== the baseline ==
// bellmanford
module bellmanford (reset, clock, GMAR1, GMDR1, GMAR2, GMDR2, IMAR, IMDR, WMAR1, WMAR2, WMDR1, WMDR2, WMWDR, WMWAR, WMWE, OMAR, OMDR, OMWAR, OMWDR, OMWE, NegCycle, Finish);
input clock,reset;
output reg [12:0] GMAR1;
input wire [127:0] GMDR1;
output reg [12:0] GMAR2;
input wire [127:0] GMDR2;
output reg [12:0] IMAR;
input wire [7:0] IMDR;
output reg [12:0] WMAR1;
input wire [127:0] WMDR1;
output reg [12:0] WMAR2;
input wire [127:0] WMDR2;
output reg [12:0] WMWAR;
output reg [127:0] WMWDR;
output reg WMWE;
output wire [12:0] OMAR;
output wire [15:0] OMDR;
assign OMAR = 13'b0;
assign OMDR = 16'b0;
output reg [12:0] OMWAR;
output reg [15:0] OMWDR;
output reg OMWE;
output reg NegCycle;
output reg Finish;
parameter [4:0]  
Init    = 4'b0000,
Init1   = 4'b0001,
Init2   = 4'b0010,
Init3   = 4'b0011,
Upd_S   = 4'b0100,
Upd_D   = 4'b0101, 
BFA1    = 4'b0110,
BFA_Stall1 = 4'b0111,
BFA2    = 4'b1000,
BFA_Stall2    = 4'b1001,
BFA3    = 4'b1010,
BFA_Stall3 = 4'b1011,
BFA4    = 4'b1100,
BFA5    = 4'b1101,
BFA_Stall4 = 4'b1110,
BFA6    = 4'b1111,
OP1     = 5'b10000,
OP_Stall1 = 5'b10001,
OP2     = 5'b10010,
OP3     = 5'b10011,
OP4     = 5'b10100,
OP_Stall2 = 5'b10101,
Refresh1 = 5'b10110,
Refresh2 = 5'b10111,
End1 = 5'b11000,
End2 = 5'b11001,
End3 = 5'b11010;
reg [127:0] GMDR1_reg;
reg [127:0] GMDR2_reg;
reg [7:0] IMDR_reg;
reg [127:0] WMDR1_reg;
reg [127:0] WMDR2_reg;
always@(posedge clock)
begin
    GMDR1_reg <= GMDR1;
    GMDR2_reg <= GMDR2;
    IMDR_reg <= IMDR;
    WMDR1_reg <= WMDR1;
    WMDR2_reg <= WMDR2;
end
reg [7:0] NumNodes;
reg [7:0] NodeCounter;
reg [7:0] Ureg;
reg [7:0] NumLinks;
reg [7:0] LinkCounter;
reg [7:0] Vreg[0:8];
reg signed [7:0] Wreg[0:8];
reg signed [7:0] NewWeight;
reg [7:0] Sub;
reg BFA_flag;
reg signed [7:0] DistU;
reg First_Node;
reg NegativeCycleCheck;
reg FirstLine;
reg MultiLine;
reg [4:0]   current_state, next_state;
always@(posedge clock)
begin
  ...
For scale: roughly 2400 cells after synthesis, roughly 560 flip-flops, about 25000 um^2 of cells after synthesis.
clock: 2.37 ns
lec_check: 0
cap_margin: 20
core_margin: 2
core_utilization: 56
setup_slack_margin: -0.22
slew_margin: 20
run.sh (not shown) runs the stock make flow with config.mk's settings and CLKGATE_MAP_FILE=.
In the summary table, the baseline is marked failed, with error PPL-0024 raised in I/O pin placement (3_2_place_iop).
Input changes introduced in the candidate (baseline for comparison: the baseline):
Settings: CORE_UTILIZATION changed from 56 to 40; SETUP_SLACK_MARGIN changed from -0.22 to 0.65.
Findings:
The candidate -> stages 100% | layout checks FAIL | setup timing
Changes observed in the candidate relative to the baseline: total die size rose 39%, height of the die rose 39 um, synthesized area per cell about even.


exp/xenon:
bellmanford again, from the RTL that the note above started with.
## bellmanford
module bellmanford (reset, clock, GMAR1, GMDR1, GMAR2, GMDR2, IMAR, IMDR, WMAR1, WMAR2, WMDR1, WMDR2, WMWDR, WMWAR, WMWE, OMAR, OMDR, OMWAR, OMWDR, OMWE, NegCycle, Finish);
Settings: LEC_CHECK=0, ABC_AREA=1, CAP_MARGIN=20, CORE_MARGIN=2, CORE_UTILIZATION=45, SLEW_MARGIN=20; clock period 4.14 ns.
In summary, exp/xenon completed successfully, with a layout that passed the timing, design-rule and antenna checks.
The following lists how exp/delta was set up differently from exp/xenon:
# exp/xenon
export LEC_CHECK = 0
export ABC_AREA = 1
export CAP_MARGIN = 20
export CORE_MARGIN = 2
export CORE_UTILIZATION = 45
export SLEW_MARGIN = 20
create_clock -name core_clock -period 4.14 [get_ports {clock}]
# exp/delta
export LEC_CHECK = 0
export CAP_MARGIN = 20
export CORE_MARGIN = 2
export CORE_UTILIZATION = 57
export CTS_CLUSTER_SIZE = 43
export SLEW_MARGIN = 20
create_clock -name core_clock -period 2.37 [get_ports {clock}]
Notes after the runs:
Summary of exp/xenon and exp/delta: one run falls short of a clean finish, namely exp/delta. exp/delta: PPL-0024 in 3_2_place_iop -> run aborted. On post-synthesis cell area, exp/delta does better than exp/xenon. When the final numbers for exp/delta and exp/xenon were put side by side, the floorplan row count turned out to be smaller in exp/delta. Cmp exp/delta and exp/xenon / post-synthesis share of cell area spent on and-or and or-and gates / lower: exp/xenon. The share of the synthesized netlist area taken by xor and xnor gates reported for exp/delta is greater than that of exp/xenon by 1.8 points. exp/delta and exp/xenon ended up with nearly the same proportion of register bits with asynchronous set or reset after synthesis. exp/delta vs exp/xenon: total cell area reported by yosys after synthesis down. On number of storage elements in the synthesis netlist, exp/delta and exp/xenon are neck and neck. On die area: between exp/delta and exp/xenon, it ends up higher for exp/xenon.
### exp/delta -> exp/raven
# exp/delta
export LEC_CHECK = 0
export CAP_MARGIN = 20
export CORE_MARGIN = 2
export CORE_UTILIZATION = 57
export CTS_CLUSTER_SIZE = 43
export SLEW_MARGIN = 20
create_clock -name core_clock -period 2.37 [get_ports {clock}]
# exp/raven
export LEC_CHECK = 0
export CAP_MARGIN = 20
export CORE_MARGIN = 2
export CORE_UTILIZATION = 40
export SLEW_MARGIN = 20
create_clock -name core_clock -period 2.38 [get_ports {clock}]
## What came out
- STATUS run=exp/raven STAGES=ALL_DONE FINAL_CHECKS=FAILED CAUSE=setup timing
- Chip area line of the yosys report: exp/raven vs exp/delta identical
- Taking exp/delta as the reference, in exp/raven combined area of all synthesized cells neither gained nor lost much, synthesized cell count has remained practically unchanged, mux share of post-synthesis cell area has remained practically unchanged.
- Re placeable core area: exp/delta and exp/raven aren't equal, and the lower value belongs to exp/delta.
- Going from exp/delta to exp/raven, the die area was enlarged.
--- input diff exp/raven..exp/lagoon ---
# exp/raven
export LEC_CHECK = 0
export CAP_MARGIN = 20
export CORE_MARGIN = 2
export CORE_UTILIZATION = 40
export SLEW_MARGIN = 20
create_clock -name core_clock -period 2.38 [get_ports {clock}]
# exp/lagoon
export LEC_CHECK = 0
export CAP_MARGIN = 20
export CORE_MARGIN = 2
export CORE_UTILIZATION = 57
export SLEW_MARGIN = 20
create_clock -name core_clock -period 2.37 [get_ports {clock}]
Results
Run status, exp/lagoon: aborted in 3_2_place_iop, error PPL-0024
Starting density of the core (lower): exp/raven
As far as cell area after synthesis goes, exp/lagoon and exp/raven are indistinguishable; the numbers are identical.
Re fraction of the mapped netlist area in compound gates: no difference whatsoever between exp/raven and exp/lagoon.
For the die outline width, exp/lagoon came in 16% lower than exp/raven did.
